Design GameModeEazy, start of the top module:
module GameModeEazy(
input wire clk,
input wire rst,
input wire load,
input wire [63:0] load_board,
input wire [3:0]btn,
input wire [3:0]mode,
output wire [63:0] num,
output wire [15:0] judge
    );
reg [63:0] num_reg; 
reg [63:0] num_reg_last;
reg [3:0]position_reg;
reg [1:0]count;
assign num = num_reg;
judge m0(.num(num),.judge(judge));
always @ (posedge clk)
if (rst) begin
	num_reg = 64'b0001000000000000000000000000000000000000000000000000000000010000;
	count = 2'b00;
end
else if (load) begin
	num_reg = load_board;
end
else if (mode==4'b0011) begin
	if (count==2'b11) count=2'b00; else count=count+1'b1;
	num_reg_last=num_reg;
		if (btn[0]==1)
		begin		
			if (num_reg[3:0]==4'b0000)
				begin
					num_reg[3:0]=num_reg[19:16];
					num_reg[19:16]=4'b0000;
				end
			if (num_reg[7:4]==4'b0000)
				begin
					num_reg[7:4]=num_reg[23:20];
					num_reg[23:20]=4'b0000;
				end	
			if (num_reg[11:8]==4'b0000)
				begin
					num_reg[11:8]=num_reg[27:24];
					num_reg[27:24]=4'b0000;
				end	
			if (num_reg[15:12]==4'b0000)
				begin
					num_reg[15:12]=num_reg[31:28];
					num_reg[31:28]=4'b0000;
				end	
			if (num_reg[19:16]==4'b0000)
				begin
					num_reg[19:16]=num_reg[35:32];
					num_reg[35:32]=4'b0000;
				end
  ...
For scale: roughly 69 flip-flops, about 160 I/O pins, about 45000 sq um of cells after synthesis.
clock: 28.0 ns
lec_check: 0
cap_margin: 30
cell_pad_in_sites_global_placement: 3
core_margin: 2
core_utilization: 40
cts_cluster_size: 28
gpl_timing_driven: 0
hold_slack_margin: 0.21
max_routing_layer: met5
min_routing_layer: met2
place_density: 0.54
slew_margin: 15
tns_end_percent: 40
run.sh (not shown) runs the stock make flow with config.mk's settings and CLKGATE_MAP_FILE=.
The starting point did not get past 5_1_grt (GRT-0116).
Change:
ABC_AREA = 0   (was unset)
CAP_MARGIN = 20   (was 30)
CELL_PAD_IN_SITES_GLOBAL_PLACEMENT = unset   (was 3)
CORE_UTILIZATION = 43   (was 40)
CTS_CLUSTER_DIAMETER = 322   (was unset)
CTS_CLUSTER_SIZE = 100   (was 28)
GPL_TIMING_DRIVEN = unset   (was 0)
HOLD_SLACK_MARGIN = -0.09   (was 0.21)
MAX_ROUTING_LAYER = unset   (was met5)
MIN_ROUTING_LAYER = unset   (was met2)
PLACE_DENSITY = unset   (was 0.54)
SLEW_MARGIN = 20   (was 15)
TNS_END_PERCENT = 5   (was 40)
With this change the flow finished with timing, DRC and antenna clean; die area goes down by 6.9%; area after synthesis stays the same; synthesized cell count does not change.
Change:
ABC_AREA = unset   (was 0)
CORE_UTILIZATION = 30   (was 43)
CTS_CLUSTER_DIAMETER = unset   (was 322)
CTS_CLUSTER_SIZE = unset   (was 100)
GPL_ROUTABILITY_DRIVEN = 1   (was unset)
HOLD_SLACK_MARGIN = unset   (was -0.09)
TNS_END_PERCENT = unset   (was 5)
=> Cell area is higher by 4.9%; utilization is lower by 13 points; worst setup slack improved by 0.38 ns; register-to-register slack improved by 0.16 ns; sequential cell count does not change; die size is higher by 43%; non-clock buffer count is higher by 225; hold slack is about the same.
Change:
ABC_AREA = 0   (was unset)
CORE_ASPECT_RATIO = 1.62   (was unset)
CORE_UTILIZATION = 15   (was 30)
CTS_CLUSTER_DIAMETER = 253   (was unset)
CTS_CLUSTER_SIZE = 96   (was unset)
HOLD_SLACK_MARGIN = 0.3   (was unset)
SLEW_MARGIN = 0   (was 20)
TNS_END_PERCENT = 15   (was unset)
Outcome: Final area goes up by 6.7%. Clock skew barely changes. Synthesized cell count stays the same. Setup slack gets worse by 0.018 ns. Worst hold slack gets better by 0.013 ns. Utilization goes down by 17 points.
Change:
ABC_AREA = 1   (was 0)
CORE_UTILIZATION = 30   (was 15)
HOLD_SLACK_MARGIN = unset   (was 0.3)
Via count drops by 28%.
Clock-buffer cell count goes up by 2.
Utilization is higher by 13 points.
Routed wire length goes down by 46%.
